Setup of north:
==> flow/design.v (excerpt) <==
module iir_variable_filter
#(
    parameter DATA_IN_WIDTH  = 16,
    parameter DATA_OUT_WIDTH = 32,
    parameter TAP_WIDTH      = 16,
    parameter FF_TAP_COUNT   = 4,
    parameter FB_TAP_COUNT   = 3,
    parameter NUM_LP_FILTERS = 20
)
(
    input  wire                               clk,
    input  wire                               reset_n,
    input  wire        [8:0]                  filter_index,
    input  wire signed [DATA_IN_WIDTH-1:0]    data_in,
    output wire signed [DATA_OUT_WIDTH-1:0]   data_out
);
    wire [FF_TAP_COUNT*TAP_WIDTH-1:0] B_flat;
    wire [FB_TAP_COUNT*TAP_WIDTH-1:0] A_flat;
    coeff_selector #(
        .TAP_WIDTH(TAP_WIDTH),
        .FF_TAP_COUNT(FF_TAP_COUNT),
        .FB_TAP_COUNT(FB_TAP_COUNT),
        .NUM_LP_FILTERS(NUM_LP_FILTERS)
    ) coeff_sel (
        .filter_index(filter_index),
        .B_flat(B_flat),
        .A_flat(A_flat)
    );
    iir_filter #(
        .DATA_IN_WIDTH(DATA_IN_WIDTH),
        .DATA_OUT_WIDTH(DATA_OUT_WIDTH),
        .TAP_WIDTH(TAP_WIDTH),
        .FF_TAP_COUNT(FF_TAP_COUNT),
        .FB_TAP_COUNT(FB_TAP_COUNT)
    ) IIR (
        .clk(clk),
        .reset_n(reset_n),
        .data_in(data_in),
  ...
make LEC_CHECK=0 CAP_MARGIN=40 CORE_ASPECT_RATIO=0.5 CORE_MARGIN=6 CORE_UTILIZATION=67 CTS_CLUSTER_DIAMETER=168 CTS_CLUSTER_SIZE=98 GPL_ROUTABILITY_DRIVEN=0 GPL_TIMING_DRIVEN=1 HOLD_SLACK_MARGIN=0.24 MAX_ROUTING_LAYER=met4 MIN_ROUTING_LAYER=met1 SLEW_MARGIN=5 TNS_END_PERCENT=10 finish   # period 16.8 ns
run.sh (not shown) runs the stock make flow with config.mk's settings and CLKGATE_MAP_FILE=.
#### Input delta (south over north)
# north
export LEC_CHECK = 0
export CAP_MARGIN = 40
export CORE_ASPECT_RATIO = 0.5
export CORE_MARGIN = 6
export CORE_UTILIZATION = 67
export CTS_CLUSTER_DIAMETER = 168
export CTS_CLUSTER_SIZE = 98
export GPL_ROUTABILITY_DRIVEN = 0
export GPL_TIMING_DRIVEN = 1
export HOLD_SLACK_MARGIN = 0.24
export MAX_ROUTING_LAYER = met4
export MIN_ROUTING_LAYER = met1
export SLEW_MARGIN = 5
export TNS_END_PERCENT = 10
create_clock -name core_clock -period 16.8 [get_ports {clk}]
# south
export LEC_CHECK = 0
export CAP_MARGIN = 20
export CORE_ASPECT_RATIO = 0.85
export CORE_MARGIN = 6
export CORE_UTILIZATION = 72
export CTS_CLUSTER_DIAMETER = 36
export CTS_CLUSTER_SIZE = 37
export GPL_TIMING_DRIVEN = 1
export HOLD_SLACK_MARGIN = 0.24
export MAX_ROUTING_LAYER = met4
export MIN_ROUTING_LAYER = met1
export PLACE_DENSITY = 0.64
export SETUP_SLACK_MARGIN = 2.12
export SLEW_MARGIN = 5
export TNS_END_PERCENT = 25
create_clock -name core_clock -period 10.6 [get_ports {clk}]
## What came out
north reached the end of the flow, and the finished layout is clean on the timing, DRC and antenna checks.
The flow completed for south, but it is not clean: the layout still shows setup timing.
Diff north and south: die size lower in south
Wire length on south is behind north.
south: met1 track utilization from global routing 3.8 points above north
Re inverter count of the layout excluding clock inverters: no difference whatsoever between south and north.
For clock skew, north and south come out practically identical.
Comparing north and south, the higher area overhead of the layout relative to synthesis is on south.

iir_variable_filter again, from the RTL that the note above started with.
Design iir_variable_filter, start of the top module:
module iir_variable_filter
#(
    parameter DATA_IN_WIDTH  = 16,
    parameter DATA_OUT_WIDTH = 32,
    parameter TAP_WIDTH      = 16,
    parameter FF_TAP_COUNT   = 4,
    parameter FB_TAP_COUNT   = 3,
    parameter NUM_LP_FILTERS = 20
)
(
    input  wire                               clk,
    input  wire                               reset_n,
    input  wire        [8:0]                  filter_index,
    input  wire signed [DATA_IN_WIDTH-1:0]    data_in,
    output wire signed [DATA_OUT_WIDTH-1:0]   data_out
);
Settings: LEC_CHECK=0, CAP_MARGIN=20, CELL_PAD_IN_SITES_DETAIL_PLACEMENT=1, CELL_PAD_IN_SITES_GLOBAL_PLACEMENT=1, CORE_ASPECT_RATIO=0.65, CORE_MARGIN=8, CORE_UTILIZATION=40, CTS_CLUSTER_DIAMETER=337, GPL_TIMING_DRIVEN=0, MAX_ROUTING_LAYER=met4, MIN_ROUTING_LAYER=met2, SLEW_MARGIN=20; clock period 10.6 ns.
The first run died in global routing with GRT-0116.
Then changed:
CELL_PAD_IN_SITES_DETAIL_PLACEMENT = not set   (was 1)
CELL_PAD_IN_SITES_GLOBAL_PLACEMENT = not set   (was 1)
CORE_ASPECT_RATIO = not set   (was 0.65)
CORE_MARGIN = 2   (was 8)
CORE_UTILIZATION = 72   (was 40)
CTS_CLUSTER_DIAMETER = not set   (was 337)
GPL_TIMING_DRIVEN = not set   (was 0)
MAX_ROUTING_LAYER = not set   (was met4)
MIN_ROUTING_LAYER = not set   (was met2)
SETUP_SLACK_MARGIN = -0.9   (was not set)
clock period = 9.66 ns   (was 10.6 ns; I/O delays follow)
The changed run completed, yet does not pass: negative setup slack; synthesized area stays the same; die size fell by 47%; synthesized cell count stays the same.
Then changed:
ABC_AREA = 1   (was not set)
CAP_MARGIN = 5   (was 20)
CORE_ASPECT_RATIO = 0.63   (was not set)
CTS_CLUSTER_DIAMETER = 227   (was not set)
HOLD_SLACK_MARGIN = -0.09   (was not set)
SETUP_SLACK_MARGIN = 2.48   (was -0.9)
TNS_END_PERCENT = 40   (was not set)
The changed run finished but failed the layout checks on negative setup slack.
Routed wire length went up by 20%.
Synthesized area decreases by 0.62%.
Register-to-register slack improves by 0.56 ns.
Core utilization climbs by 1.0 points.
Via count came out higher by 12%.
Maximum frequency rises by 5.8%.
Global-route usage went up by 8.7 points.
Count of clock-buffer cells in the layout falls by 4.
Die area came out lower by 0.55%.
Then changed:
ABC_AREA = not set   (was 1)
CAP_MARGIN = 10   (was 5)
CORE_ASPECT_RATIO = not set   (was 0.63)
CTS_CLUSTER_DIAMETER = not set   (was 227)
HOLD_SLACK_MARGIN = not set   (was -0.09)
SETUP_SLACK_MARGIN = not set   (was 2.48)
TNS_END_PERCENT = not set   (was 40)
clock period = 13.0 ns   (was 9.66 ns; I/O delays follow)
The changed run finished with negative setup slack left.
Via count shrinks by roughly a tenth.
Non-clock buffer count came out lower by 231.
Global-route usage drops by 9.9 points.
Worst hold slack is better by 0.0065 ns.
Core utilization shrinks by 2.5 points.
